## config.mk

```make
export PLATFORM = sky130hd
export DESIGN_NAME = ANITA3_simple_trigger
export DESIGN_NICKNAME = ANITA3_simple_trigger
export VERILOG_FILES = /design/flow/design.v
export SDC_FILE = /design/flow/constraint.sdc
export NUM_CORES = 4
export LEC_CHECK = 0
export ABC_AREA = 0
export CAP_MARGIN = 20
export CELL_PAD_IN_SITES_DETAIL_PLACEMENT = 1
export CELL_PAD_IN_SITES_GLOBAL_PLACEMENT = 3
export CORE_ASPECT_RATIO = 0.57
export CORE_MARGIN = 7
export CORE_UTILIZATION = 68
export CTS_CLUSTER_SIZE = 56
export GPL_ROUTABILITY_DRIVEN = 0
export GPL_TIMING_DRIVEN = 0
export MIN_ROUTING_LAYER = met2
export SLEW_MARGIN = 5
export TNS_END_PERCENT = 95
```

## constraint.sdc

```tcl
create_clock -name core_clock -period 4.0 [get_ports {clk250_i}]
set_input_delay 0.8000 -clock core_clock [delete_from_list [all_inputs] [get_ports {clk250_i}]]
set_output_delay 0.8000 -clock core_clock [all_outputs]
set_load 0.01 [all_outputs]
```

## design.v

```verilog
`timescale 1ns / 1ps
module srl_oneshot(
		input clk250_i,
		input rst_i,
		input trig_i,
		output scal_o
    );
	parameter ONESHOT_LENGTH = 16;
	reg flag;
	reg [15:0] delay_line;
	always @(posedge clk250_i) begin
		if (rst_i) begin
			flag <= 0;
			delay_line <= {16{1'b0}};
		end else begin
			if (trig_i) flag <= 1;
			else if (delay_line[ONESHOT_LENGTH-1]) flag <= 0;
			delay_line <= {delay_line[14:0],trig_i};
		end
	end
	assign scal_o = flag;
endmodule
`timescale 1ns / 1ps
module srl_oneshot_with_ref(
		input clk250_i,
		input rst_i,
		input pulse_i,
		input trig_i,
		output mon_scal_o,
		output scal_o
    );
	parameter ONESHOT_LENGTH = 16;
	reg [1:0] mon_flag_reg;
	reg mon_flag;
	reg flag;
	reg [15:0] delay_line;
	reg [15:0] mon_delay_line;
	always @(posedge clk250_i) begin
		if (rst_i) begin
			mon_flag_reg <= 2'b00;
			mon_flag <= 0;
			mon_delay_line <= {16{1'b0}};
			flag <= 0;
			delay_line <= {16{1'b0}};
		end else begin
			mon_flag_reg <= {mon_flag_reg[0],flag & pulse_i};
			if (mon_flag_reg[0] && !mon_flag_reg[1]) mon_flag <= 1;
			else if (mon_delay_line[ONESHOT_LENGTH-1]) mon_flag <= 0;
			mon_delay_line <= {mon_delay_line[14:0],mon_flag_reg[0] && !mon_flag_reg[1]};
			if (trig_i) flag <= 1;
			else if (delay_line[ONESHOT_LENGTH-1]) flag <= 0;
			delay_line <= {delay_line[14:0],trig_i};
		end
	end
	assign scal_o = flag;
	assign mon_scal_o = mon_flag;
endmodule
`timescale 1ns / 1ps
module ANITA3_trigger_holdoff(
		input clk250_i,
		input rst_i,
		input trig_i,
		output holdoff_o
    );
	reg holdoff_div_2;
	reg [3:0] holdoff_counter;
	wire [4:0] holdoff_counter_plus_one = holdoff_counter + 1;
	reg trigger_holdoff;
	reg clear_holdoff;
	always @(posedge clk250_i) begin
		if (rst_i) begin
			trigger_holdoff <= 0;
			holdoff_div_2 <= 0;
			holdoff_counter <= {4{1'b0}};
			clear_holdoff <= 0;
		end else begin
			if (clear_holdoff) trigger_holdoff <= 0;
			else if (trig_i) trigger_holdoff <= 1;
			if (!trigger_holdoff) holdoff_div_2 <= 0;
			else holdoff_div_2 <= ~holdoff_div_2;
			if (!trigger_holdoff) holdoff_counter <= {4{1'b0}};
			else if (holdoff_div_2) holdoff_counter <= holdoff_counter_plus_one;
			clear_holdoff <= holdoff_counter_plus_one[4];
		end
	end
	assign holdoff_o = trigger_holdoff;
endmodule
`timescale 1ns / 1ps
module ANITA3_simple_trigger_map(
		clk250_i,
		rst_i,
		L1_i,
		mask_i,
		V_pol_phi_o,
		H_pol_phi_o
    );
	parameter NUM_SURFS = 12;
	parameter NUM_TRIG = 4;
	parameter NUM_PHI = 16;
	input clk250_i;
	input rst_i;
	input [NUM_SURFS*NUM_TRIG-1:0] L1_i;
	input [2*NUM_PHI-1:0] mask_i;
	output [NUM_PHI-1:0] V_pol_phi_o;
	output [NUM_PHI-1:0] H_pol_phi_o;
	wire [NUM_PHI-1:0] V_pol_phi_in;
	wire [NUM_PHI-1:0] H_pol_phi_in;
	wire [NUM_TRIG-1:0] SURF_L1[NUM_SURFS-1:0];
	generate
		genvar s;
		for (s=0;s<NUM_SURFS;s=s+1) begin : SL
			assign SURF_L1[s] = L1_i[4*s +: 4];
		end
	endgenerate
	wire [NUM_PHI-1:0] V_pol_mask = mask_i[0 +: NUM_PHI];
	wire [NUM_PHI-1:0] H_pol_mask = mask_i[NUM_PHI +: NUM_PHI];
	reg [NUM_PHI-1:0] V_pol_phi_reg;
	reg [NUM_PHI-1:0] H_pol_phi_reg;
	reg [NUM_PHI-1:0] V_pol_phi_pipe;
	reg [NUM_PHI-1:0] H_pol_phi_pipe;
	assign V_pol_phi_in[0] = SURF_L1[2][0];
	assign V_pol_phi_in[4] = SURF_L1[2][1];
	assign H_pol_phi_in[0] = SURF_L1[2][2];
	assign H_pol_phi_in[4] = SURF_L1[2][3];
	assign V_pol_phi_in[2] = SURF_L1[3][0];
	assign V_pol_phi_in[6] = SURF_L1[3][1];
	assign H_pol_phi_in[2] = SURF_L1[3][2];
	assign H_pol_phi_in[6] = SURF_L1[3][3];
	assign V_pol_phi_in[1] = SURF_L1[4][0];
	assign V_pol_phi_in[5] = SURF_L1[4][1];
	assign H_pol_phi_in[1] = SURF_L1[4][2];
	assign H_pol_phi_in[5] = SURF_L1[4][3];
	assign V_pol_phi_in[3] = SURF_L1[5][0];
	assign V_pol_phi_in[7] = SURF_L1[5][1];
	assign H_pol_phi_in[3] = SURF_L1[5][2];
	assign H_pol_phi_in[7] = SURF_L1[5][3];
	assign V_pol_phi_in[15] = SURF_L1[6][0];
	assign V_pol_phi_in[11] = SURF_L1[6][1];
	assign H_pol_phi_in[15] = SURF_L1[6][2];
	assign H_pol_phi_in[11] = SURF_L1[6][3];
	assign V_pol_phi_in[13] = SURF_L1[7][0];
	assign V_pol_phi_in[9] = SURF_L1[7][1];
	assign H_pol_phi_in[13] = SURF_L1[7][2];
	assign H_pol_phi_in[9] = SURF_L1[7][3];
	assign V_pol_phi_in[14] = SURF_L1[8][0];
	assign V_pol_phi_in[10] = SURF_L1[8][1];
	assign H_pol_phi_in[14] = SURF_L1[8][2];
	assign H_pol_phi_in[10] = SURF_L1[8][3];
	assign V_pol_phi_in[12] = SURF_L1[9][0];
	assign V_pol_phi_in[8] = SURF_L1[9][1];
	assign H_pol_phi_in[12] = SURF_L1[9][2];
	assign H_pol_phi_in[8] = SURF_L1[9][3];
	generate
		genvar j;
		for (j=0;j<NUM_PHI;j=j+1) begin : PHI
			always @(posedge clk250_i) begin : IFF
				if (rst_i) V_pol_phi_reg[j] <= 0;
				else if (V_pol_mask[j]) V_pol_phi_reg[j] <= 0;
				else V_pol_phi_reg[j] <= V_pol_phi_in[j];
				if (rst_i) H_pol_phi_reg[j] <= 0;
				else if (H_pol_mask[j]) H_pol_phi_reg[j] <= 0;
				else H_pol_phi_reg[j] <= H_pol_phi_in[j];
			end
		end
	endgenerate
	always @(posedge clk250_i) begin
		if (rst_i) begin
			V_pol_phi_pipe <= {NUM_PHI{1'b0}};
			H_pol_phi_pipe <= {NUM_PHI{1'b0}};
		end else begin
			V_pol_phi_pipe <= V_pol_phi_reg;
			H_pol_phi_pipe <= H_pol_phi_reg;
		end
	end
	assign V_pol_phi_o = V_pol_phi_pipe;
	assign H_pol_phi_o = H_pol_phi_pipe;
endmodule
`timescale 1ns / 1ps
module ANITA3_simple_trigger( clk250_i,
										rst_i,
										L1_i,
										trig_o,
										scal_o,
										scal_L1_o,
										disable_i,
										refpulse_i,
										mon_scal_o,
										ant_mask_i,
										phi_mask_i,
										phi_o,
										count_o
										);
   parameter NUM_SURFS = 12;
   parameter NUM_TRIG = 4;
   parameter NUM_HOLD = 4;   
	parameter NUM_PHI = 16;
   input clk250_i;
	input rst_i;
   input [NUM_SURFS*NUM_TRIG-1:0] L1_i;
	input [2*NUM_PHI-1:0] ant_mask_i;
	input [2*NUM_PHI-1:0] phi_mask_i;
   output 			  trig_o;
	output [2*NUM_PHI-1:0] phi_o;
	output [2*NUM_PHI-1:0] scal_o;
	output [2*NUM_PHI-1:0] scal_L1_o;
	input refpulse_i;
	output [2*NUM_PHI-1:0] mon_scal_o;
	output [7:0] count_o;
	input disable_i;
	wire [NUM_PHI-1:0] V_pol_phi;
	wire [NUM_PHI-1:0] H_pol_phi;
	ANITA3_simple_trigger_map u_map(.clk250_i(clk250_i),
											  .rst_i(rst_i),
											  .mask_i(ant_mask_i),
											  .L1_i(L1_i),
											  .V_pol_phi_o(V_pol_phi),
											  .H_pol_phi_o(H_pol_phi));
	reg [NUM_PHI-1:0] V_pol_trig;
	reg [NUM_PHI-1:0] H_pol_trig;
	reg [NUM_PHI-1:0] V_pol_phi_del;
	reg [NUM_PHI-1:0] H_pol_phi_del;
	reg [NUM_PHI-1:0] V_pol_hold;
	reg [NUM_PHI-1:0] H_pol_hold;
	reg [NUM_PHI-1:0] V_pol_pat;
	reg [NUM_PHI-1:0] H_pol_pat;	
	reg H_rf_trigger;
	reg V_rf_trigger;
	reg rf_trigger;
	reg [1:0] raw_rf_trigger;
	wire trigger_holdoff;
	reg [7:0] raw_rf_count;
	reg rf_count_flag;
	reg [7:0] rf_count;	
	reg trig_disable;
	generate
		genvar i;
		for (i=0;i<NUM_PHI;i=i+1) begin : RF_TRIG
			srl_oneshot l1v_scaler(.clk250_i(clk250_i),.rst_i(rst_i),.trig_i(V_pol_phi[i]), 
													.scal_o(scal_L1_o[i]));
			srl_oneshot l1h_scaler(.clk250_i(clk250_i),.rst_i(rst_i),.trig_i(H_pol_phi[i]), 
													.scal_o(scal_L1_o[NUM_PHI+i]));
			srl_oneshot_with_ref v_scaler(.clk250_i(clk250_i),.rst_i(rst_i),.trig_i(V_pol_trig[i]),.pulse_i(refpulse_i), 
													.scal_o(scal_o[i]), .mon_scal_o(mon_scal_o[i]));
			srl_oneshot_with_ref h_scaler(.clk250_i(clk250_i),.rst_i(rst_i),.trig_i(H_pol_trig[i]),.pulse_i(refpulse_i), 
													.scal_o(scal_o[NUM_PHI+i]), .mon_scal_o(mon_scal_o[NUM_PHI+i]));
			always @(posedge clk250_i) begin
				if (rst_i) begin
					V_pol_trig[i] <= 1'b0;
					H_pol_trig[i] <= 1'b0;
				end else begin
				V_pol_trig[i] <= ((V_pol_phi[i]) && (V_pol_phi[(i+1)%NUM_PHI])) && !phi_mask_i[i];  
				H_pol_trig[i] <= ((H_pol_phi[i]) && (H_pol_phi[(i+1)%NUM_PHI])) && !phi_mask_i[NUM_PHI+i];	
				end
				end
		end
	endgenerate
	always @(posedge clk250_i) begin
		if (rst_i) begin
			trig_disable <= 0;
			V_pol_phi_del <= {NUM_PHI{1'b0}};
			H_pol_phi_del <= {NUM_PHI{1'b0}};
			H_pol_hold <= {NUM_PHI{1'b0}};
			V_pol_hold <= {NUM_PHI{1'b0}};
			H_pol_pat <= {NUM_PHI{1'b0}};
			V_pol_pat <= {NUM_PHI{1'b0}};
			H_rf_trigger <= 0;
			V_rf_trigger <= 0;
			rf_trigger <= 0;
			raw_rf_trigger <= {2{1'b0}};
			rf_count_flag <= 0;
			raw_rf_count <= {8{1'b0}};
			rf_count <= {8{1'b0}};
		end else begin
		trig_disable <= disable_i;
		V_pol_phi_del <= V_pol_phi;
		H_pol_phi_del <= H_pol_phi;
		H_pol_hold <= H_pol_phi_del;
		V_pol_hold <= V_pol_phi_del;
		if ((H_rf_trigger || V_rf_trigger) && !trigger_holdoff) H_pol_pat <= H_pol_hold;
		if ((H_rf_trigger || V_rf_trigger) && !trigger_holdoff) V_pol_pat <= V_pol_hold;		
		H_rf_trigger <= |H_pol_trig;
		V_rf_trigger <= |V_pol_trig;
		rf_trigger <= (H_rf_trigger | V_rf_trigger) && !trigger_holdoff && !trig_disable;
		raw_rf_trigger <= {raw_rf_trigger[0],(H_rf_trigger | V_rf_trigger)};
		rf_count_flag <= (raw_rf_trigger[0] && !raw_rf_trigger[1]);
		if (rf_count_flag) raw_rf_count <= raw_rf_count + 1;
		if (rf_count_flag && trigger_holdoff) rf_count <= raw_rf_count;
			end
	end
	ANITA3_trigger_holdoff u_rf_holdoff(.clk250_i(clk250_i),
													.rst_i(rst_i),
													.trig_i(V_rf_trigger | H_rf_trigger),
													.holdoff_o(trigger_holdoff));
	assign trig_o = rf_trigger;
	assign phi_o = {H_pol_pat,V_pol_pat};
	assign count_o = rf_count;
endmodule
```

## run.sh

```bash
#!/bin/bash
# the make line also repeats each setting of config.mk as NAME=value (left out here)
make -C /OpenROAD-flow-scripts/flow DESIGN_CONFIG=/design/flow/config.mk WORK_HOME=/design/flow/orfs CLKGATE_MAP_FILE= finish
```

==> run summary, run 1 <==
run results: xor+xnor area frac=0.117%, top_reg_cell synth=dfxtp_1, simple logic cell fraction of the synthesized area=23.9%, area figure in the yosys stat output=0.0524 mm2, die height=224 um, Post-synth EDFFs=0, # rows=76, mux contribution to synthesized area=0.0382%, stopping stage=global placement without I/O, Post-synth regs=1854, AO/OA Area Share=1.43%, Initial Util=69.1%, Yosys cell types=31, mean post-synth cell area=12.1 um2, count leader, synth=dfxtp_1, YS warnings=5, area leader, netlist=dfxtp_1, synth cell count leaders=dfxtp_1 (1854), nor2b_1 (1100), and2b_1 (504), Floorplan Nets=4440, Synth logic family=simple AND/OR/NAND/NOR gates, ys async rst share=0%, Max-area cell share=70.8%, Synth Seq Share=70.8%, Die X=382 um, Mapped Cells=4322, yosys stat cell total=4322, error msg=[ERROR GPL-0301] Utilization 122.951 % exceeds 100%., adder share=0.0477%, post-synthesis cell area=0.0524 mm2, status=stopped before the end, full die area=0.0854 mm2, core area=0.0759 mm2, Cell area leaders=dfxtp_1 (71%), nor2b_1 (13%), and2b_1 (7.2%), buf_4 (1.6%), a21oi_1 (1.3%)
==> inputs of run 2 (changes only) <==
ABC_AREA = 1   (was 0)
CELL_PAD_IN_SITES_DETAIL_PLACEMENT = not set   (was 1)
CELL_PAD_IN_SITES_GLOBAL_PLACEMENT = not set   (was 3)
CORE_ASPECT_RATIO = not set   (was 0.57)
CORE_MARGIN = 2   (was 7)
CORE_UTILIZATION = 72   (was 68)
CTS_CLUSTER_DIAMETER = 345   (was not set)
CTS_CLUSTER_SIZE = 14   (was 56)
GPL_ROUTABILITY_DRIVEN = not set   (was 0)
GPL_TIMING_DRIVEN = not set   (was 0)
MIN_ROUTING_LAYER = not set   (was met2)
PLACE_DENSITY_LB_ADDON = 0.03   (was not set)
SETUP_SLACK_MARGIN = -0.16   (was not set)
SLEW_MARGIN = 20   (was 5)
TNS_END_PERCENT = not set   (was 95)
clock period = 1.69 ns   (was 4.0 ns; I/O delays follow)
==> run 2 against run 1 <==
Effect of this change: synthesized area rose by 3.6%; die size fell by 9.0%; now fails the layout checks on setup timing; synthesized cell count rose by 36%.
==> run summary, run 2 <==
yosys + openroad results -> Final Hold Viols=0, status=finished with violations, Max-area cell share=68.3% (-2.5 points), final setup fails=38, Layout Skew=0.0197 ns, P per Cell Area=1260 mW/mm2, CP Launch Type=flip-flop, crit-path leading delay family=buffers and inverters, Setup TNS=-1.02 ns, xor+xnor area frac=0.0161% (-0.10 points), Post-Place Worst Slack=0.222 ns, full die area=0.0777 mm2 (-9.0%), total sequential power=43.9 mW, CP Buf/Inv Count=1, mux contribution to synthesized area=0% (-0.038 points), Tightest Pin Transition=0.416 ns, critical path's slowest cell=dlygate4sd2_1, Cell area leaders=dfxtp_1 (68%), nor2_1 (12%), inv_1 (11%), buf_6 (2.4%), buf_4 (1.4%), AO/OA Area Share=1.84% (+0.41 points), Internal=60.5 mW, placed cell area=0.0562 mm2, # rows=100 (+32%), fin crit share=106%, Max Cap Violations=0, core area=0.0746 mm2 (-1.7%), iteration tally of the first detailed-router pass=6, r2r endpoint=H_pol_pat[10]$_SDFFE_PP0P_, clock buffer depth=3, Fill cells=4914, antenna diode count=0, die height=279 um (+25%), power share of the clock group=39.9%, worst setup path start=V_pol_pat[6]$_SDFFE_PP0P_, post-synthesis cell area=0.0543 mm2 (+3.6%), register clock-pin slew on the reported worst setup and hold paths=0.06 ns, Max FO, Critical Path=2, IO Pins=253, Levels on crit path=1, SO Viols=setup timing, via/cell ratio=4.43, synth cell count leaders=dfxtp_1 (1854), nor2_1 (1667), inv_1 (1631), Mapped Cells=5881 (+36%), busiest grt layer=met2, pin count of the biggest net entering global routing=92, adder share=0.0461% (-0.0017 points), Slew Limit Headroom=72.2%, hpwl dp=51300 um, ys async rst share=0% (unchanged), Initial Util=72.8% (+3.8 points), vias in the first global route=30300, crit path to=phi_o[6], remaining antenna violation count after routing=0, Reg2Reg Launch Point=V_rf_trigger$_SDFF_PP0_, hold depth=2, Port Buffers=236, global route overflow=0, Clock group=30.1 mW, Post-synth regs=1854 (unchanged), Comb. pwr=1.42 mW, Area Growth Syn to Fin=10.4%, Peak VDD IR=0.00117 V, M1 GR Usage=28.6%, Comb pwr share=1.9%, crit-path cells=dlygate4sd2_1, drt total wl=83600 um, P_sw=14.9 mW, HP Class=in2reg, Clock Latency Late Sink=0.71 ns, top_reg_cell synth=dfxtp_1, CTS H-Tree Depth=4, Routed WL per cell=11.9 um, Max Fclk=0.560 GHz, Switching Fraction=19.8%, grt met3 use=4.60%, CTS tree=done, total CTS buffers=150, Reg power frac=58.2%, GR met2 Demand/Resource=37.1%, count leader, synth=dfxtp_1, R2R depth=5, vias post-DR=31000, CTS Sinks=1854, YS warnings=5 (unchanged), RD Place Congestion=0.785, mean post-synth cell area=9.24 um2 (-24%), nets=6138, first-pass GRT wire length=140000 um, DR iter-0 viols=1541, Die X=279 um (-27%), Tmin final=1.78 ns, yosys stat cell total=5881 (+36%), post-route setup slack=-0.0949 ns, DRC Markers=0, Tot GR Track Use=22.1%, Yosys cell types=25 (-19%), clk root buf=clkbuf_16, Slew Limit Fails=0, Crit Path Category=reg2out, Static Leakage=23.6 nW, WHS Endpoint=u_map.H_pol_phi_reg[0]$_SDFF_PP0_, simple logic cell fraction of the synthesized area=13.9% (-10 points), Floorplan Nets=5999 (+35%), Synth Seq Share=68.3% (-2.5 points), Worst EP required=1.35 ns, Final Cell Area=0.0600 mm2, Critical Path AT=1.45 ns, Synth logic family=buffers and inverters, Post CTS Setup Buffer Count=0, worst hold start=ant_mask_i[16], register-to-register setup slack=0.31 ns, Post-synth EDFFs=0 (unchanged), Log Warnings=43, Top pwr grp=registers, Worst setup EP type=output port, initial antenna violation count=2, Largest stage delay, worst path=0.42 ns, area leader, netlist=dfxtp_1, area figure in the yosys stat output=0.0543 mm2 (+3.6%)
## run 2: cell type report
| type | instances | area [um2] | share of cell area [%] |
|---|---|---|---|
| Timing Repair Buffer | 297 | 3000 | 5.00 |
| Clock inverter | 10 | 125 | 0.209 |
| Clock buffer | 154 | 3850 | 6.42 |
| Sequential cell | 1854 | 37100 | 61.9 |
| Tap cell | 969 | 1210 | 2.02 |
| Inverter | 1633 | 6130 | 10.2 |
| Multi-Input combinational cell | 2084 | 8560 | 14.3 |
## run 2: layer usage
layer | up-vias | share of wire (%)
li1 | 16400 | -
met1 | 14000 | 46
met2 | 389 | 47
met3 | 159 | 4.1
met4 | 4 | 2.5
met5 | - | 0.024
## run 2: repair_timing
action,4_1_cts,5_1_grt
hold buffers,1,0
endpoints found under the hold margin,2,0
gates resized,137,0
endpoints found under the setup margin,137,0
## run 2: per-stage QoR
step / hold slack (ns) / utilization [%] / instances / total power, mW
finish: 0.149 / 80.5 / 7001 / 75.4
global route: 0.136 / 80.5 / 7001 / 77.9
CTS: 0.109 / 80.5 / 7001 / 76.1
detailed placement: 0.369 / 75.3 / 6836 / 46.3
global placement: 0.368 / 75.3 / 6836 / 46.3
floorplan: 0.365 / - / 5881 / 45.9
==> inputs of run 3 (changes only) <==
ABC_AREA = not set   (was 1)
CORE_UTILIZATION = 64   (was 72)
CTS_CLUSTER_DIAMETER = not set   (was 345)
PLACE_DENSITY_LB_ADDON = not set   (was 0.03)
SETUP_SLACK_MARGIN = 0.4   (was -0.16)
clock period = 2.91 ns   (was 1.69 ns; I/O delays follow)
==> run 3 against run 2 <==
Effect of this change: clock-buffer cell count is 105 higher; clock skew shrank 0.0045 ns; wire length shrank 7.4%; core utilization fell by 5.9 points; largest power group unchanged; via count fell by 17%; non-clock buffer count down 33; the run now finishes clean; critical path depth unchanged; register-to-register slack better by 0.70 ns.
==> run summary, run 3 <==
yosys + openroad results -> vias post-DR=25700 (-17%), worst hold start=rst_i, # rows=104 (+4.0%), CTS Sinks=1854 (unchanged), Worst EP required=2.33 ns (+0.98 ns), Tot GR Track Use=18.7% (-3.4 points), Clock Latency Late Sink=0.73 ns (+0.02 ns), CP Buf/Inv Count=1 (unchanged), Post-Place Worst Slack=0.663 ns (+0.441 ns), power share of the clock group=44.8% (+4.9 points), busiest grt layer=met2, status=timing/DRC/antenna clean, cts repair resizes=0 (-100%), Max FO, Critical Path=3 (+1), global route overflow=0 (unchanged), clock buffer depth=3 (unchanged), Post-synth regs=1854 (unchanged), R2R depth=4 (-1), Post-synth EDFFs=0 (unchanged), simple logic cell fraction of the synthesized area=23.9% (+10 points), Reg2Reg Launch Point=u_rf_holdoff.trigger_holdoff$_SDFFE_PP0P_, worst setup path start=RF_TRIG[0].v_scaler.flag$_SDFFE_PP0P_, crit-path cells=clkdlybuf4s50_1, Synth Seq Share=70.8% (+2.5 points), register-to-register setup slack=1.01 ns (+0.70 ns), critical path's slowest cell=clkdlybuf4s50_1, area figure in the yosys stat output=0.0524 mm2 (-3.5%), Routed WL per cell=13.7 um (+15%), die height=290 um (+4.1%), M1 GR Usage=27.1% (-1.5 points), Largest stage delay, worst path=0.69 ns (+0.27 ns), Tmin final=2.35 ns, adder share=0.0477% (+0.0017 points), area leader, netlist=dfxtp_1, Peak VDD IR=0.000587 V (-50%), crit path to=scal_o[0], fin crit share=80.7% (-25 points), grt met3 use=4.21% (-0.40 points), Initial Util=64.9% (-8.0 points), final setup fails=0 (-100%), Slew Limit Fails=0 (unchanged), Reg power frac=53.7% (-4.5 points), via/cell ratio=4.56 (+3.0%), Tightest Pin Transition=0.880 ns (+0.464 ns), CTS Hold Bufs=0 (-1), initial antenna violation count=10 (+8), Yosys cell types=31 (+24%), hold depth=2 (unchanged), final cell count without fillers=5643 (-19%), Comb pwr share=1.5% (-0.4 points), Slew Limit Headroom=40.8% (-31 points), RSZ-0062 raised after global routing=no, Floorplan Nets=4440 (-26%), nets=4573 (-25%), hpwl dp=45400 um (-11%), Area Growth Syn to Fin=14.9%, CTS tree=done, Mapped Cells=4322 (-27%), full die area=0.0842 mm2 (+8.4%), Fill cells=5600 (+14%), Top pwr grp=registers, vias in the first global route=24600 (-19%), P_sw=9.46 mW (-37%), CTS H-Tree Depth=4 (unchanged), YS warnings=5 (unchanged), iteration tally of the first detailed-router pass=4 (-2), total sequential power=25.5 mW (-42%), Crit Path Category=reg2out, dpl cells=5345 (-22%), ys async rst share=0% (unchanged), WHS Endpoint=RF_TRIG[2].l1h_scaler.flag$_SDFFE_PP0P_, xor+xnor area frac=0.117% (+0.10 points), top_reg_cell synth=dfxtp_1, Max Cap Violations=0 (unchanged), total CTS buffers=168 (+12%), synth cell count leaders=dfxtp_1 (1854), nor2b_1 (1100), and2b_1 (504), Clock group=21.3 mW (-29%), register clock-pin slew on the reported worst setup and hold paths=0.06 ns (about the same), HP Class=in2reg, Worst setup EP type=output port, Max-area cell share=70.8% (+2.5 points), pin count of the biggest net entering global routing=211 (+130%), mux contribution to synthesized area=0.0382% (+0.038 points), Final Hold Viols=0 (unchanged), Finished Core Util=74.5% (-5.9 points), r2r endpoint=H_pol_pat[10]$_SDFFE_PP0P_, Critical Path AT=1.77 ns (+0.32 ns), Layout Skew=0.0152 ns (-0.00451 ns), first-pass GRT wire length=127000 um (-9.4%), Setup TNS=0 ns (+1.02 ns), IO Pins=253 (unchanged), mean post-synth cell area=12.1 um2 (+31%), CP Launch Type=flip-flop, Levels on crit path=1 (unchanged), GR met2 Demand/Resource=27.7% (-9.3 points), placed cell area=0.0548 mm2 (-2.5%), post-synthesis cell area=0.0524 mm2 (-3.5%), DRC Markers=0 (unchanged), AO/OA Area Share=1.43% (-0.41 points), count leader, synth=dfxtp_1, drt total wl=77500 um (-7.4%), Post CTS Setup Buffer Count=0 (unchanged), Synth logic family=simple AND/OR/NAND/NOR gates, Log Warnings=63 (+47%), Comb. pwr=0.709 mW, Max Fclk=0.426 GHz, yosys stat cell total=4322 (-27%), Final Cell Area=0.0602 mm2 (+0.39%), crit-path leading delay family=buffers and inverters, clk root buf=clkbuf_16, Cell area leaders=dfxtp_1 (71%), nor2b_1 (13%), and2b_1 (7.2%), buf_4 (1.6%), a21oi_1 (1.3%), RD Place Congestion=0.729 (-7.1%), Internal=38.0 mW (-37%), Port Buffers=236 (unchanged), Static Leakage=25.4 nW (+7.4%), DR iter-0 viols=1050 (-32%), Switching Fraction=19.9% (+0.14 points), Die X=290 um (+4.1%), remaining antenna violation count after routing=0 (unchanged), core area=0.0808 mm2 (+8.4%), P per Cell Area=788 mW/mm2 (-37%), post-route setup slack=0.563 ns (+0.658 ns)
run 3: per-layer routing:
layer	wire, um	share of wire [%]	up-vias
met3	4140	5.3	116
li1	-	-	13400
met1	38800	50	11800
met4	1560	2.0	2
met5	13	0.017	-
met2	33000	43	390
run 3: final cells by class:
| type | count | area (um2) | share of cell area [%] |
|---|---|---|---|
| flip-flops and latches | 1854 | 37100 | 61.6 |
| multi-input cells | 2102 | 13400 | 22.2 |
| clock buffers | 259 | 5060 | 8.40 |
| repair buffers | 264 | 2690 | 4.47 |
| well taps | 1060 | 1330 | 2.20 |
| clock inverters | 35 | 388 | 0.644 |
| inverters | 65 | 244 | 0.405 |
| diodes | 4 | 10.0 | 0.0166 |
run 3: per-stage QoR:
stage	hold WS (ns)	total power, mW
after floorplan	0.365	26.5
after global placement	0.370	26.8
after detailed placement	0.376	26.8
after CTS	0.223	48.0
after global routing	0.258	49.1
final	0.255	47.5
==> inputs of run 4 (changes only) <==
CORE_UTILIZATION = 68   (was 64)
CTS_CLUSTER_SIZE = not set   (was 14)
SETUP_SLACK_MARGIN = not set   (was 0.4)
clock period = 3.08 ns   (was 2.91 ns; I/O delays follow)
==> run 4 against run 3 <==
Effect of this change: still clean on timing, DRC and antenna; design area increased by 0.40%; register-to-register slack improved by 0.40 ns; sequential power decreased by 5%; core utilization increased by 5.0 points; clock power decreased by 3%; power decreased by 4.4%; sequential cell count unchanged; combinational power decreased by 3.1%; via count about the same; worst setup slack improved by 0.16 ns; wire length increased by 0.78%; critical path type unchanged; critical endpoint is now scal_o[15]; largest power group unchanged.
==> run summary, run 4 <==
yosys + openroad results -> IO Pins=253 (unchanged), AO/OA Area Share=1.43% (unchanged), Fill cells=4744 (-15%), pin count of the biggest net entering global routing=211 (unchanged), dpl cells=5319 (-0.49%), fin crit share=76.6% (-4.0 points), yosys stat cell total=4322 (unchanged), xor+xnor area frac=0.117% (unchanged), DR iter-0 viols=1249 (+19%), mean post-synth cell area=12.1 um2 (unchanged), power share of the clock group=45.4% (+0.6 points), Peak VDD IR=0.000593 V (+0.97%), Post CTS Setup Buffer Count=0 (unchanged), Top pwr grp=registers, Die X=282 um (-2.9%), Cell area leaders=dfxtp_1 (71%), nor2b_1 (13%), and2b_1 (7.2%), buf_4 (1.6%), a21oi_1 (1.3%), register clock-pin slew on the reported worst setup and hold paths=0.07 ns (about the same), final setup fails=0 (unchanged), Tot GR Track Use=20.0% (+1.3 points), critical path's slowest cell=clkdlybuf4s50_1, Comb. pwr=0.687 mW (-3.1%), Critical Path AT=1.74 ns (-0.03 ns), global route overflow=0 (unchanged), RSZ-0062 raised after global routing=no, Static Leakage=25.5 nW (+0.57%), full die area=0.0793 mm2 (-5.8%), crit path to=scal_o[15], Slew Limit Fails=0 (unchanged), Area Growth Syn to Fin=15.3%, P per Cell Area=751 mW/mm2 (-4.8%), register-to-register setup slack=1.41 ns (+0.40 ns), Floorplan Nets=4440 (unchanged), Largest stage delay, worst path=0.64 ns (-0.05 ns), drt total wl=78100 um (+0.78%), Max Fclk=0.424 GHz, area figure in the yosys stat output=0.0524 mm2 (unchanged), Synth logic family=simple AND/OR/NAND/NOR gates, Reg2Reg Launch Point=H_rf_trigger$_SDFF_PP0_, crit-path leading delay family=buffers and inverters, Setup TNS=0 ns (unchanged), Internal=36.4 mW (-4.2%), Clock group=20.6 mW (-3%), Crit Path Category=reg2out, clk root buf=clkbuf_16, DRC Markers=0 (unchanged), Levels on crit path=1 (unchanged), CP Buf/Inv Count=1 (unchanged), P_sw=8.94 mW (-5.4%), simple logic cell fraction of the synthesized area=23.9% (unchanged), R2R depth=4 (unchanged), Yosys cell types=31 (unchanged), worst hold start=rst_i, status=timing/DRC/antenna clean, Comb pwr share=1.5% (about the same), Tmin final=2.36 ns, vias post-DR=25700 (-0.0078%), post-synthesis cell area=0.0524 mm2 (unchanged), vias in the first global route=24700 (+0.32%), Max-area cell share=70.8% (unchanged), count leader, synth=dfxtp_1, nets=4575 (+0.044%), Finished Core Util=79.5% (+5.0 points), core area=0.0761 mm2 (-5.9%), CTS Sinks=1854 (unchanged), # rows=101 (-2.9%), crit-path cells=clkdlybuf4s50_1, clock buffer depth=3 (unchanged), ys async rst share=0% (unchanged), r2r endpoint=H_pol_pat[1]$_SDFFE_PP0P_, area leader, netlist=dfxtp_1, Mapped Cells=4322 (unchanged), Final Hold Viols=0 (unchanged), remaining antenna violation count after routing=0 (unchanged), Synth Seq Share=70.8% (unchanged), cts repair resizes=0 (unchanged), CTS Hold Bufs=0 (unchanged), adder share=0.0477% (unchanged), Max Cap Violations=0 (unchanged), YS warnings=5 (unchanged), hold depth=2 (unchanged), top_reg_cell synth=dfxtp_1, Layout Skew=0.0182 ns (+0.00299 ns), Slew Limit Headroom=38.5% (-2.2 points), Post-synth EDFFs=0 (unchanged), Log Warnings=60 (-4.8%), HP Class=in2reg, CP Launch Type=flip-flop, Routed WL per cell=13.9 um (+1.1%), Post-synth regs=1854 (unchanged), Clock Latency Late Sink=0.73 ns (about the same), Port Buffers=236 (unchanged), first-pass GRT wire length=126000 um (-0.67%), CTS tree=done, hpwl dp=45000 um (-0.95%), Tightest Pin Transition=0.913 ns (+0.0334 ns), via/cell ratio=4.57 (+0.33%), Worst EP required=2.46 ns (+0.13 ns), worst setup path start=RF_TRIG[15].v_scaler.flag$_SDFFE_PP0P_, Initial Util=68.9% (+4.0 points), Switching Fraction=19.7% (-0.21 points), initial antenna violation count=8 (-2), mux contribution to synthesized area=0.0382% (unchanged), iteration tally of the first detailed-router pass=4 (unchanged), total sequential power=24.1 mW (-5%), WHS Endpoint=u_map.H_pol_phi_pipe[1]$_SDFF_PP0_, final cell count without fillers=5624 (-0.34%), die height=282 um (-2.9%), synth cell count leaders=dfxtp_1 (1854), nor2b_1 (1100), and2b_1 (504), Reg power frac=53.0% (-0.7 points), RD Place Congestion=0.745 (+2.2%), total CTS buffers=166 (-1.2%), Worst setup EP type=output port, Max FO, Critical Path=3 (unchanged), CTS H-Tree Depth=4 (unchanged)
## run 4: final cells by class
class | instances | area [um2] | area share (%)
clock inverter | 61 | 768 | 1.27
timing repair buffer | 268 | 2760 | 4.56
sequential | 1854 | 37100 | 61.4
antenna | 1 | 2.50 | 0.00414
multi-input combinational | 2102 | 13400 | 22.2
clock buffer | 243 | 4890 | 8.10
tap | 1030 | 1290 | 2.13
inverter | 65 | 244 | 0.404
## run 4: per-stage QoR
step | setup WS, ns | hold slack (ns) | power (mW) | cell area [um2]
after floorplan | 1.67 | 0.365 | 25.1 | 52400
after global placement | 0.867 | 0.369 | 25.3 | 54800
after detailed placement | 0.876 | 0.377 | 25.3 | 54800
after CTS | 0.635 | 0.280 | 45.9 | 60500
after global routing | 0.610 | 0.308 | 46.9 | 60500
final | 0.720 | 0.327 | 45.4 | 60500
## run 4: layer usage
layer	vias up	global-route usage, %	routed length [um]
li1	13400	-	-
met1	11800	28.2	38400
met2	391	30.9	34200
met3	109	4.72	4100
met4	6	6.01	1260
met5	-	0	38
==> inputs of run 5 (changes only) <==
CAP_MARGIN = 40   (was 20)
CORE_ASPECT_RATIO = 0.84   (was not set)
CORE_UTILIZATION = 72   (was 68)
CTS_CLUSTER_DIAMETER = 379   (was not set)
CTS_CLUSTER_SIZE = 13   (was not set)
PLACE_DENSITY_LB_ADDON = 0.0   (was not set)
SETUP_SLACK_MARGIN = 0.44   (was not set)
clock period = 1.5 ns   (was 3.08 ns; I/O delays follow)
==> run 5 against run 4 <==
Effect of this change: now fails the layout checks on setup timing; register-to-register slack got worse by 1.2 ns; die size fell by 5.5%; sequential cell count did not move; sequential share of layout area fell by 0.65 points; critical path depth did not move; global-route usage rose by 3.6 points; via count rose by 4.7%; synthesized area did not move; power rose by 90%; sequential power rose by 100%.
==> run summary, run 5 <==
yosys + openroad results -> worst setup path start=H_pol_pat[0]$_SDFFE_PP0P_, busiest grt layer=met2, register clock-pin slew on the reported worst setup and hold paths=0.06 ns (about the same), Setup TNS=-0.157 ns (-0.157 ns), Reg power frac=57.2% (+4.2 points), total CTS buffers=160 (-3.6%), Final Cell Area=0.0616 mm2 (+1.8%), DRC Markers=0 (unchanged), Max-area cell share=70.8% (unchanged), Area Growth Syn to Fin=17.5%, crit path to=phi_o[16], AO/OA Area Share=1.43% (unchanged), via/cell ratio=4.82 (+5.3%), mean post-synth cell area=12.1 um2 (unchanged), Levels on crit path=1 (unchanged), Die X=298 um (+5.9%), Largest stage delay, worst path=0.39 ns (-0.25 ns), core area=0.0720 mm2 (-5.4%), clock buffer depth=3 (unchanged), GR met2 Demand/Resource=39.0% (+8.1 points), clk root buf=clkbuf_16, Synth logic family=simple AND/OR/NAND/NOR gates, Mapped Cells=4322 (unchanged), mux contribution to synthesized area=0.0382% (unchanged), die height=251 um (-11%), CTS Sinks=1854 (unchanged), post-synthesis cell area=0.0524 mm2 (unchanged), synth cell count leaders=dfxtp_1 (1854), nor2b_1 (1100), and2b_1 (504), crit-path cells=buf_6, P per Cell Area=1400 mW/mm2 (+87%), Worst setup EP type=output port, Peak VDD IR=0.00115 V (+95%), Max Fclk=0.651 GHz, r2r endpoint=H_pol_pat[13]$_SDFFE_PP0P_, post-route setup slack=-0.0352 ns (-0.755 ns), nets=4732 (+3.4%), grt met3 use=4.80% (+0.073 points), # rows=90 (-11%), Post-synth regs=1854 (unchanged), Static Leakage=26.6 nW (+4.3%), remaining antenna violation count after routing=0 (unchanged), crit-path leading delay family=flip-flops, P_sw=17.0 mW (+90%), vias post-DR=26900 (+4.7%), Yosys cell types=31 (unchanged), WHS Endpoint=RF_TRIG[3].h_scaler.delay_line[0]$_SDFF_PP0_, CP Launch Type=flip-flop, Layout Skew=0.0206 ns (+0.00239 ns), Clock group=35.2 mW (+71%), CTS H-Tree Depth=4 (unchanged), register-to-register setup slack=0.26 ns (-1.15 ns), YS warnings=5 (unchanged), adder share=0.0477% (unchanged), DR iter-0 viols=1188 (-4.9%), Final Hold Viols=0 (unchanged), Initial Util=72.9% (+3.9 points), hold depth=3 (+1), area leader, netlist=dfxtp_1, Max Cap Violations=0 (unchanged), Post-synth EDFFs=0 (unchanged), fin crit share=102% (+26 points), top_reg_cell synth=dfxtp_1, Cell area leaders=dfxtp_1 (71%), nor2b_1 (13%), and2b_1 (7.2%), buf_4 (1.6%), a21oi_1 (1.3%), Top pwr grp=registers, Critical Path AT=1.24 ns (-0.50 ns), yosys stat cell total=4322 (unchanged), first-pass GRT wire length=140000 um (+11%), Floorplan Nets=4440 (unchanged), R2R depth=5 (+1), CP Buf/Inv Count=1 (unchanged), Log Warnings=46 (-23%), global route overflow=0 (unchanged), Tot GR Track Use=23.6% (+3.6 points), critical path's slowest cell=dfxtp_4, full die area=0.0750 mm2 (-5.5%), Comb. pwr=1.73 mW (+150%), Worst EP required=1.20 ns (-1.26 ns), Port Buffers=236 (unchanged), simple logic cell fraction of the synthesized area=23.9% (unchanged), vias in the first global route=27300 (+11%), status=finished with violations, drt total wl=89400 um (+14%), antenna diode count=0 (-1), Tmin final=1.54 ns, Internal=69.4 mW (+90%), initial antenna violation count=5 (-3), total sequential power=49.4 mW (+100%), xor+xnor area frac=0.117% (unchanged), IO Pins=253 (unchanged), hpwl dp=49600 um (+10%), area figure in the yosys stat output=0.0524 mm2 (unchanged), ys async rst share=0% (unchanged), Switching Fraction=19.7% (-0.030 points), Reg2Reg Launch Point=u_rf_holdoff.trigger_holdoff$_SDFFE_PP0P_, total power draw=86.4 mW (+90%), count leader, synth=dfxtp_1, RSZ-0062 raised after global routing=yes, M1 GR Usage=31.1% (+2.9 points), HP Class=in2reg, final setup fails=18 (+18), Slew Limit Fails=0 (unchanged), pin count of the biggest net entering global routing=91 (-57%), Max FO, Critical Path=2 (-1), worst hold start=rst_i, Comb pwr share=2.0% (+0.5 points), Tightest Pin Transition=0.505 ns (-0.409 ns), power share of the clock group=40.8% (-4.6 points), RD Place Congestion=0.738 (-0.91%), Synth Seq Share=70.8% (unchanged), Clock Latency Late Sink=0.74 ns (about the same), Slew Limit Headroom=66.3% (+28 points), SO Viols=setup timing, Crit Path Category=reg2out, iteration tally of the first detailed-router pass=5 (+1), placed cell area=0.0556 mm2 (+1.5%), Routed WL per cell=16.0 um (+15%), CTS tree=done
-- run 5: through the flow --
stage / util (%) / setup slack (ns) / hold slack, ns / cells
floorplan: - / 0.405 / 0.360 / 4322
global placement: 77.3 / 0.0567 / 0.370 / 5340
detailed placement: 77.3 / 0.0507 / 0.374 / 5340
CTS: 84.9 / -0.0714 / 0.0100 / 5566
global route: 85.6 / -0.0636 / 0.0353 / 5589
finish: 85.6 / -0.0352 / 0.0482 / 5589
-- run 5: timing repair --
action / 4_1_cts / 5_1_grt
pin swaps: 37 / 47
setup endpoints to repair: 184 / 187
hold buffers: 2 / 0
endpoints found under the hold margin: 7 / 0
gates resized: 957 / 92
gates cloned: 5 / 0
setup buffers: 48 / 23
-- run 5: area by class of cell --
type                       count  area (um2)
clock buffer                 164        4100
sequential                  1854       37400
inverter                      65         244
multi-input combinational   2102       14000
tap                          966        1210
clock inverter                 7        67.6
fill                        3547       10400
timing repair buffer         431        4590
-- run 5: per-layer routing --
metal	up-vias	wire [um]
met4	0	2210
met2	443	42600
met5	-	0
met3	150	3950
li1	13600	-
met1	12700	40600
==> inputs of run 6 (changes only) <==
CAP_MARGIN = 35   (was 40)
CORE_ASPECT_RATIO = not set   (was 0.84)
CTS_CLUSTER_DIAMETER = not set   (was 379)
CTS_CLUSTER_SIZE = 16   (was 13)
MAX_ROUTING_LAYER = met5   (was not set)
PLACE_DENSITY_LB_ADDON = 0.18   (was 0.0)
SETUP_SLACK_MARGIN = not set   (was 0.44)
SLEW_MARGIN = 10   (was 20)
clock period = 3.72 ns   (was 1.5 ns; I/O delays follow)
==> run 6 against run 5 <==
Effect of this change: the run now finishes clean; final cell count decreased by 0.97%; sequential power decreased by about 60%; sequential share of layout area increased by 0.87 points; critical path type unchanged; critical endpoint is now phi_o[22]; largest cell class unchanged.
==> run summary, run 6 <==
yosys + openroad results -> status=timing/DRC/antenna clean, xor+xnor area frac=0.117% (unchanged), IO Pins=253 (unchanged), Slew Limit Headroom=36.6% (-30 points), Synth Seq Share=70.8% (unchanged), Synth logic family=simple AND/OR/NAND/NOR gates, Tot GR Track Use=22.6% (-1.0 points), Post CTS Setup Buffer Count=0 (-100%), RSZ-0062 raised after global routing=no, YS warnings=5 (unchanged), # rows=98 (+8.9%), fin crit share=68.3% (-34 points), Initial Util=73.1% (+0.23 points), die height=274 um (+9.0%), remaining antenna violation count after routing=0 (unchanged), Port Buffers=236 (unchanged), Critical Path AT=1.80 ns (+0.56 ns), WHS Endpoint=u_rf_holdoff.trigger_holdoff$_SDFFE_PP0P_, Max FO, Critical Path=2 (unchanged), mean post-synth cell area=12.1 um2 (unchanged), Area Growth Syn to Fin=14.9%, Worst EP required=2.98 ns (+1.78 ns), Max-area cell share=70.8% (unchanged), count leader, synth=dfxtp_1, Post-synth EDFFs=0 (unchanged), Internal=30.0 mW (-57%), full die area=0.0750 mm2 (about the same), Levels on crit path=1 (unchanged), Final Hold Viols=0 (unchanged), AO/OA Area Share=1.43% (unchanged), Clock Latency Late Sink=0.74 ns (about the same), crit-path cells=clkdlybuf4s50_1, worst hold start=u_rf_holdoff.clear_holdoff$_SDFF_PP0_, Cell area leaders=dfxtp_1 (71%), nor2b_1 (13%), and2b_1 (7.2%), buf_4 (1.6%), a21oi_1 (1.3%), Peak VDD IR=0.000487 V (-58%), global route overflow=0 (unchanged), Switching Fraction=20.1% (+0.46 points), HP Class=reg2reg, Tightest Pin Transition=0.950 ns (+0.446 ns), CP Buf/Inv Count=1 (unchanged), final setup fails=0 (-18), DR iter-0 viols=1427 (+20%), ys async rst share=0% (unchanged), drt total wl=84300 um (-5.7%), Top pwr grp=registers, yosys stat cell total=4322 (unchanged), nets=4562 (-3.6%), Layout Skew=0.0234 ns (+0.00287 ns), Floorplan Nets=4440 (unchanged), synth cell count leaders=dfxtp_1 (1854), nor2b_1 (1100), and2b_1 (504), hpwl dp=46500 um (-6.3%), iteration tally of the first detailed-router pass=5 (unchanged), core area=0.0717 mm2 (-0.31%), Max Fclk=0.393 GHz, Yosys cell types=31 (unchanged), register clock-pin slew on the reported worst setup and hold paths=0.06 ns (about the same), Worst setup EP type=output port, Clock group=17.1 mW (-51%), post-synthesis cell area=0.0524 mm2 (unchanged), DRC Markers=0 (unchanged), Comb. pwr=0.554 mW, top_reg_cell synth=dfxtp_1, R2R depth=4 (-1), Mapped Cells=4322 (unchanged), CTS Hold Bufs=0 (-2), mux contribution to synthesized area=0.0382% (unchanged), crit path to=phi_o[22], critical path's slowest cell=clkdlybuf4s50_1, CTS tree=done, register-to-register setup slack=1.77 ns (+1.51 ns), worst setup path start=H_pol_pat[6]$_SDFFE_PP0P_, area leader, netlist=dfxtp_1, pin count of the biggest net entering global routing=248 (+170%), Tmin final=2.54 ns, Reg power frac=53.0% (-4.2 points), via/cell ratio=4.74 (-1.5%), r2r endpoint=H_pol_pat[10]$_SDFFE_PP0P_, CTS H-Tree Depth=4 (unchanged), Setup TNS=0 ns (+0.157 ns), Static Leakage=25.4 nW (-4.4%), total CTS buffers=163 (+1.9%), Reg2Reg Launch Point=u_rf_holdoff.trigger_holdoff$_SDFFE_PP0P_, Routed WL per cell=15.2 um (-4.8%), first-pass GRT wire length=134000 um (-4.2%), RD Place Congestion=0.747 (+1.2%), vias in the first global route=26200 (-3.9%), P_sw=7.57 mW (-55%), area figure in the yosys stat output=0.0524 mm2 (unchanged), crit-path leading delay family=buffers and inverters, CP Launch Type=flip-flop, Max Cap Violations=0 (unchanged), Die X=274 um (-8.2%), Comb pwr share=1.5% (-0.5 points), total sequential power=19.9 mW (-60%), hold depth=1 (-2), CTS Sinks=1854 (unchanged), adder share=0.0477% (unchanged), simple logic cell fraction of the synthesized area=23.9% (unchanged), clk root buf=clkbuf_16, P per Cell Area=624 mW/mm2 (-55%), Log Warnings=64 (+39%), vias post-DR=26200 (-2.5%), Largest stage delay, worst path=0.72 ns (+0.33 ns), power share of the clock group=45.5% (+4.7 points), Post-synth regs=1854 (unchanged), clock buffer depth=3 (unchanged), initial antenna violation count=8 (+3), Finished Core Util=84.0% (-1.6 points), cts repair resizes=0 (-100%), Hold Slack=0.392 ns (+0.344 ns), Crit Path Category=reg2out, Slew Limit Fails=0 (unchanged)
-- run 6: layout make-up --
type                    instances  area (um2)
repair buffers                258        2680
clock inverters                73         887
diodes                          5        12.5
clock buffers                 228        4730
well taps                     950        1190
fillers                      3692       11500
inverters                      65         244
multi-input cells            2102       13400
flip-flops and latches       1854       37100
-- run 6: stage by stage --
step,cells,instance area [um2],power [mW],setup WS (ns)
floorplan,4322,52400,20.7,2.18
global placement,5228,54600,20.9,1.23
detailed placement,5228,54600,20.9,1.22
CTS,5529,60200,37.9,1.13
global route,5533,60200,38.8,1.12
finish,5535,60300,37.6,1.18
-- run 6: metal layers --
metal	part of all wire, %	vias to the layer above	GRT usage, %	wire [um]
met5	0.064	-	0	54
met4	1.7	8	7.35	1420
met3	5.0	118	5.78	4260
met2	48	406	37.0	40100
met1	46	12300	29.5	38400
li1	-	13400	-	-
==> inputs of run 7 (changes only) <==
CORE_MARGIN = 8   (was 2)
CTS_CLUSTER_DIAMETER = 352   (was not set)
CTS_CLUSTER_SIZE = 24   (was 16)
PLACE_DENSITY = 0.6   (was not set)
PLACE_DENSITY_LB_ADDON = not set   (was 0.18)
clock period = 3.69 ns   (was 3.72 ns; I/O delays follow)
==> run 7 against run 6 <==
Effect of this change: still clean; clock power fell by 41%; power shrank 18%; design area decreased by 5.4%; clock skew shrank 0.0060 ns; synthesized area unchanged; clock-buffer cell count decreased by 138; register-to-register slack got worse by 0.05 ns; die size up 9.0%; sequential cell count stayed put; combinational power is 1% higher.
==> run summary, run 7 <==
yosys + openroad results -> status=timing/DRC/antenna clean, die height=286 um (+4.4%), adder share=0.0477% (unchanged), Crit Path Category=reg2out, dpl cells=5238 (+0.19%), total power draw=30.7 mW (-18%), Peak VDD IR=0.000498 V (+2.3%), fin crit share=65.0% (-3.3 points), pin count of the biggest net entering global routing=192 (-23%), Comb pwr share=1.8% (+0.3 points), Tightest Pin Transition=0.868 ns (-0.0822 ns), register-to-register setup slack=1.72 ns (-0.05 ns), vias post-DR=25100 (-4.5%), HP Class=reg2reg, area figure in the yosys stat output=0.0524 mm2 (unchanged), mean post-synth cell area=12.1 um2 (unchanged), P per Cell Area=539 mW/mm2 (-14%), final cell count without fillers=5338 (-3.6%), Area Growth Syn to Fin=8.70%, area leader, netlist=dfxtp_1, count leader, synth=dfxtp_1, clock buffer depth=3 (unchanged), RSZ-0062 raised after global routing=no, AO/OA Area Share=1.43% (unchanged), Slew Limit Fails=0 (unchanged), cts repair resizes=0 (unchanged), grt met3 use=4.06% (-1.7 points), initial antenna violation count=8 (unchanged), WHS Endpoint=u_rf_holdoff.trigger_holdoff$_SDFFE_PP0P_, CTS H-Tree Depth=3 (-1), worst setup path start=V_pol_pat[8]$_SDFFE_PP0P_, iteration tally of the first detailed-router pass=6 (+1), CTS Hold Bufs=0 (unchanged), crit path to=phi_o[8], Worst setup EP type=output port, xor+xnor area frac=0.117% (unchanged), Post-synth regs=1854 (unchanged), top_reg_cell synth=dfxtp_1, total sequential power=20.1 mW (about the same), Layout Skew=0.0175 ns (-0.00596 ns), crit-path leading delay family=buffers and inverters, mux contribution to synthesized area=0.0382% (unchanged), hpwl dp=46500 um (about the same), R2R depth=4 (unchanged), synth cell count leaders=dfxtp_1 (1854), nor2b_1 (1100), and2b_1 (504), Internal=24.7 mW (-18%), remaining antenna violation count after routing=0 (unchanged), Worst EP required=2.95 ns (-0.03 ns), Tmin final=2.40 ns, # rows=99 (+1.0%), Post-Place Worst Slack=1.24 ns (+0.0181 ns), final setup fails=0 (unchanged), Clock Latency Late Sink=0.64 ns (-0.10 ns), placed cell area=0.0547 mm2 (+0.13%), post-synthesis cell area=0.0524 mm2 (unchanged), Post CTS Setup Buffer Count=0 (unchanged), Reg power frac=65.4% (+12 points), register clock-pin slew on the reported worst setup and hold paths=0.09 ns (+0.03 ns), Max Cap Violations=0 (unchanged), DRC Markers=0 (unchanged), Top pwr grp=registers, Routed WL per cell=14.3 um (-6.2%), Cell area leaders=dfxtp_1 (71%), nor2b_1 (13%), and2b_1 (7.2%), buf_4 (1.6%), a21oi_1 (1.3%), YS warnings=5 (unchanged), critical path's slowest cell=clkdlybuf4s50_1, vias in the first global route=24100 (-8.0%), via/cell ratio=4.69 (-0.99%), post-route setup slack=1.29 ns (+0.112 ns), busiest grt layer=met2, Final Hold Viols=0 (unchanged), GR met2 Demand/Resource=28.7% (-8.2 points), Setup TNS=0 ns (unchanged), global route overflow=0 (unchanged), CP Launch Type=flip-flop, Reg2Reg Launch Point=u_rf_holdoff.trigger_holdoff$_SDFFE_PP0P_, IO Pins=253 (unchanged), clk root buf=clkbuf_16, Synth Seq Share=70.8% (unchanged), RD Place Congestion=0.737 (-1.3%), Levels on crit path=1 (unchanged), Port Buffers=236 (unchanged), DR iter-0 viols=1259 (-12%), Log Warnings=66 (+3.1%), Synth logic family=simple AND/OR/NAND/NOR gates, crit-path cells=clkdlybuf4s50_1, first-pass GRT wire length=124000 um (-7.0%), worst hold start=u_rf_holdoff.clear_holdoff$_SDFF_PP0_, P_sw=6.02 mW (-21%), drt total wl=76300 um (-9.5%), power share of the clock group=32.8% (-13 points), Yosys cell types=31 (unchanged), Max FO, Critical Path=2 (unchanged), yosys stat cell total=4322 (unchanged), Switching Fraction=19.6% (-0.52 points), Max-area cell share=70.8% (unchanged), Tot GR Track Use=18.6% (-4.0 points), Critical Path AT=1.66 ns (-0.14 ns), Initial Util=72.3% (-0.74 points), Largest stage delay, worst path=0.68 ns (-0.04 ns), Hold Slack=0.389 ns (-0.00311 ns), Max Fclk=0.417 GHz, Post-synth EDFFs=0 (unchanged), core area=0.0725 mm2 (+1.0%), Static Leakage=23.8 nW (-6.4%), Clock group=10.1 mW (-41%), CTS tree=done, simple logic cell fraction of the synthesized area=23.9% (unchanged), M1 GR Usage=26.9% (-2.6 points), CTS Sinks=1854 (unchanged), ys async rst share=0% (unchanged), hold depth=1 (unchanged), Finished Core Util=78.6% (-5.4 points), Floorplan Nets=4440 (unchanged), Mapped Cells=4322 (unchanged), full die area=0.0817 mm2 (+9.0%), CP Buf/Inv Count=1 (unchanged), Comb. pwr=0.562 mW (+1%), total CTS buffers=87 (-47%), Final Cell Area=0.0570 mm2 (-5.4%), r2r endpoint=V_pol_pat[10]$_SDFFE_PP0P_, Die X=286 um (+4.4%), Slew Limit Headroom=41.6% (+4.9 points), nets=4487 (-1.6%)
[run 7: area by class of cell]
| type | count | area [um2] |
|---|---|---|
| Tap cell | 959 | 1200 |
| Fill cell | 4612 | 15500 |
| Multi-Input combinational cell | 2102 | 13400 |
| Timing Repair Buffer | 259 | 2710 |
| Antenna cell | 5 | 12.5 |
| Inverter | 65 | 244 |
| Clock inverter | 4 | 53.8 |
| Sequential cell | 1854 | 37100 |
| Clock buffer | 90 | 2250 |
[run 7: per-layer routing]
metal / routed length, um / share of wire (%)
met3: 4390 / 5.7
met2: 33100 / 43
met1: 37600 / 49
met5: 23 / 0.030
met4: 1080 / 1.4
==> inputs of run 8 (changes only) <==
CELL_PAD_IN_SITES_DETAIL_PLACEMENT = 2   (was not set)
CORE_UTILIZATION = 70   (was 72)
CTS_CLUSTER_DIAMETER = not set   (was 352)
CTS_CLUSTER_SIZE = 16   (was 24)
GPL_ROUTABILITY_DRIVEN = 0   (was not set)
PLACE_DENSITY = not set   (was 0.6)
PLACE_DENSITY_LB_ADDON = 0.18   (was not set)
TNS_END_PERCENT = 25   (was not set)
clock period = 4.53 ns   (was 3.69 ns; I/O delays follow)
==> run 8 against run 7 <==
Effect of this change: die size rose by 2.7%; synthesized cell count stayed put; the run now fails in detailed placement; synthesized area unchanged.
==> run summary, run 8 <==
run results: AO/OA Area Share=1.43% (unchanged), Yosys cell types=31 (unchanged), mean post-synth cell area=12.1 um2 (unchanged), # rows=100 (+1.0%), YS warnings=5 (unchanged), ys async rst share=0% (unchanged), Post-synth regs=1854 (unchanged), Floorplan Nets=4440 (unchanged), die height=290 um (+1.3%), synth cell count leaders=dfxtp_1 (1854), nor2b_1 (1100), and2b_1 (504), core area=0.0743 mm2 (+2.6%), Cell area leaders=dfxtp_1 (71%), nor2b_1 (13%), and2b_1 (7.2%), buf_4 (1.6%), a21oi_1 (1.3%), Max-area cell share=70.8% (unchanged), stopping stage=detailed placement, Synth Seq Share=70.8% (unchanged), IO Pins=253 (unchanged), Post-synth EDFFs=0 (unchanged), area figure in the yosys stat output=0.0524 mm2 (unchanged), top_reg_cell synth=dfxtp_1, adder share=0.0477% (unchanged), full die area=0.0839 mm2 (+2.7%), error msg=Error: detail_place.tcl, 38 bad optional access, Die X=290 um (+1.3%), count leader, synth=dfxtp_1, Initial Util=70.5% (-1.8 points), xor+xnor area frac=0.117% (unchanged), Port Buffers=236 (unchanged), Synth logic family=simple AND/OR/NAND/NOR gates, area leader, netlist=dfxtp_1, post-synthesis cell area=0.0524 mm2 (unchanged), status=stopped before the end, yosys stat cell total=4322 (unchanged), Mapped Cells=4322 (unchanged), mux contribution to synthesized area=0.0382% (unchanged), simple logic cell fraction of the synthesized area=23.9% (unchanged)
## run 8: metrics by stage
| stage | total power, mW | instances | hold slack (ns) | area (um2) |
|---|---|---|---|---|
| global placement | 17.2 | 5246 | 0.369 | 54600 |
| floorplan | 17.0 | 4322 | 0.365 | 52400 |
==> inputs of run 9 (changes only) <==
CAP_MARGIN = 20   (was 35)
CELL_PAD_IN_SITES_DETAIL_PLACEMENT = not set   (was 2)
CORE_MARGIN = 2   (was 8)
CORE_UTILIZATION = 37   (was 70)
CTS_CLUSTER_SIZE = not set   (was 16)
GPL_ROUTABILITY_DRIVEN = not set   (was 0)
MAX_ROUTING_LAYER = not set   (was met5)
PLACE_DENSITY_LB_ADDON = not set   (was 0.18)
SLEW_MARGIN = 20   (was 10)
TNS_END_PERCENT = not set   (was 25)
clock period = 4.29 ns   (was 4.53 ns; I/O delays follow)
==> run 9 against run 8 <==
Effect of this change: now clean on timing, DRC and antenna; die size is 72% higher; synthesized area stayed put; synthesized cell count stayed put.
==> run summary, run 9 <==
yosys + openroad results -> status=timing/DRC/antenna clean, Max FO, Critical Path=2, first-pass GRT wire length=133000 um, ys async rst share=0% (unchanged), CP Launch Type=flip-flop, crit path to=phi_o[6], via/cell ratio=3.98, Post CTS Setup Buffer Count=0, Post-synth EDFFs=0 (unchanged), Slew Limit Headroom=30.7%, Levels on crit path=1, Internal=26.8 mW, area figure in the yosys stat output=0.0524 mm2 (unchanged), worst setup path start=V_pol_pat[6]$_SDFFE_PP0P_, final setup fails=0, Final Hold Viols=0, Tightest Pin Transition=1.03 ns, Slew Limit Fails=0, CTS H-Tree Depth=4, total sequential power=17.3 mW, nets=4584, clock buffer depth=3, Post-synth regs=1854 (unchanged), Reg2Reg Launch Point=u_rf_holdoff.trigger_holdoff$_SDFFE_PP0P_, Routed WL per cell=12.9 um, vias in the first global route=24400, iteration tally of the first detailed-router pass=4, P_sw=6.95 mW, initial antenna violation count=14, Worst EP required=3.43 ns, drt total wl=83800 um, Max-area cell share=70.8% (unchanged), fin crit share=64.6%, Tmin final=2.77 ns, Cell area leaders=dfxtp_1 (71%), nor2b_1 (13%), and2b_1 (7.2%), buf_4 (1.6%), a21oi_1 (1.3%), Clock group=16.0 mW, CTS Hold Bufs=0, count leader, synth=dfxtp_1, Mapped Cells=4322 (unchanged), Largest stage delay, worst path=0.82 ns, AO/OA Area Share=1.43% (unchanged), simple logic cell fraction of the synthesized area=23.9% (unchanged), Floorplan Nets=4440 (unchanged), Clock Latency Late Sink=0.79 ns, yosys stat cell total=4322 (unchanged), cts repair resizes=0, hpwl dp=48800 um, WHS Endpoint=u_rf_holdoff.trigger_holdoff$_SDFFE_PP0P_, full die area=0.145 mm2 (+72%), YS warnings=5 (unchanged), IO Pins=253 (unchanged), register-to-register setup slack=2.16 ns, Comb pwr share=1.4%, Finished Core Util=43.9%, CP Buf/Inv Count=1, crit-path cells=clkdlybuf4s50_1, Setup TNS=0 ns, # rows=138 (+38%), r2r endpoint=H_pol_pat[1]$_SDFFE_PP0P_, xor+xnor area frac=0.117% (unchanged), Yosys cell types=31 (unchanged), synth cell count leaders=dfxtp_1 (1854), nor2b_1 (1100), and2b_1 (504), DR iter-0 viols=1135, RD Place Congestion=0.696, R2R depth=4, Worst setup EP type=output port, total CTS buffers=185, critical path's slowest cell=clkdlybuf4s50_1, global route overflow=0, Area Growth Syn to Fin=18.2%, Peak VDD IR=0.000319 V, Critical Path AT=1.91 ns, Static Leakage=25.6 nW, top_reg_cell synth=dfxtp_1, Synth logic family=simple AND/OR/NAND/NOR gates, die height=380 um (+31%), post-synthesis cell area=0.0524 mm2 (unchanged), area leader, netlist=dfxtp_1, Crit Path Category=reg2out, Reg power frac=51.2%, Top pwr grp=registers, vias post-DR=25900, hold depth=1, Tot GR Track Use=11.6%, HP Class=reg2reg, post-route setup slack=1.52 ns, register clock-pin slew on the reported worst setup and hold paths=0.06 ns, Initial Util=37.2% (-33 points), Post-Place Worst Slack=1.45 ns, Max Cap Violations=0, CTS Sinks=1854, worst hold start=u_rf_holdoff.clear_holdoff$_SDFF_PP0_, adder share=0.0477% (unchanged), Switching Fraction=20.6%, remaining antenna violation count after routing=0, Log Warnings=61, crit-path leading delay family=buffers and inverters, power share of the clock group=47.4%, RSZ-0062 raised after global routing=no, core area=0.141 mm2 (+90%), Max Fclk=0.361 GHz, Comb. pwr=0.480 mW, Die X=380 um (+31%), mux contribution to synthesized area=0.0382% (unchanged), pin count of the biggest net entering global routing=240, P per Cell Area=545 mW/mm2, DRC Markers=0, clk root buf=clkbuf_16, Layout Skew=0.0362 ns, mean post-synth cell area=12.1 um2 (unchanged), Port Buffers=236 (unchanged), Synth Seq Share=70.8% (unchanged), CTS tree=done
==> run 9: routing by layer <==
| metal | up-vias | part of all wire (%) | track usage, % |
|---|---|---|---|
| met5 | - | 0.064 | 0 |
| met4 | 8 | 2.6 | 4.22 |
| met3 | 181 | 7.8 | 3.99 |
| met2 | 443 | 39 | 16.2 |
| met1 | 11900 | 50 | 16.5 |
| li1 | 13400 | - | - |
==> run 9: final cells by class <==
type | count | area [um2]
Inverter | 65 | 244
Antenna cell | 5 | 12.5
Multi-Input combinational cell | 2102 | 13400
Sequential cell | 1854 | 37100
Tap cell | 1890 | 2360
Fill cell | 13100 | 79100
Clock inverter | 54 | 826
Clock buffer | 277 | 5390
Timing Repair Buffer | 258 | 2610
==> run 9: metrics by stage <==
step	total power [mW]	hold slack, ns	cell area [um2]	instances
after global routing	35.1	0.400	61900	6500
after global placement	18.2	0.369	55700	6169
final	33.8	0.388	61900	6505
after detailed placement	18.2	0.375	55700	6169
after CTS	34.4	0.390	61900	6500
after floorplan	18.0	0.365	52400	4322
Power and IR drop assume default switching activity.
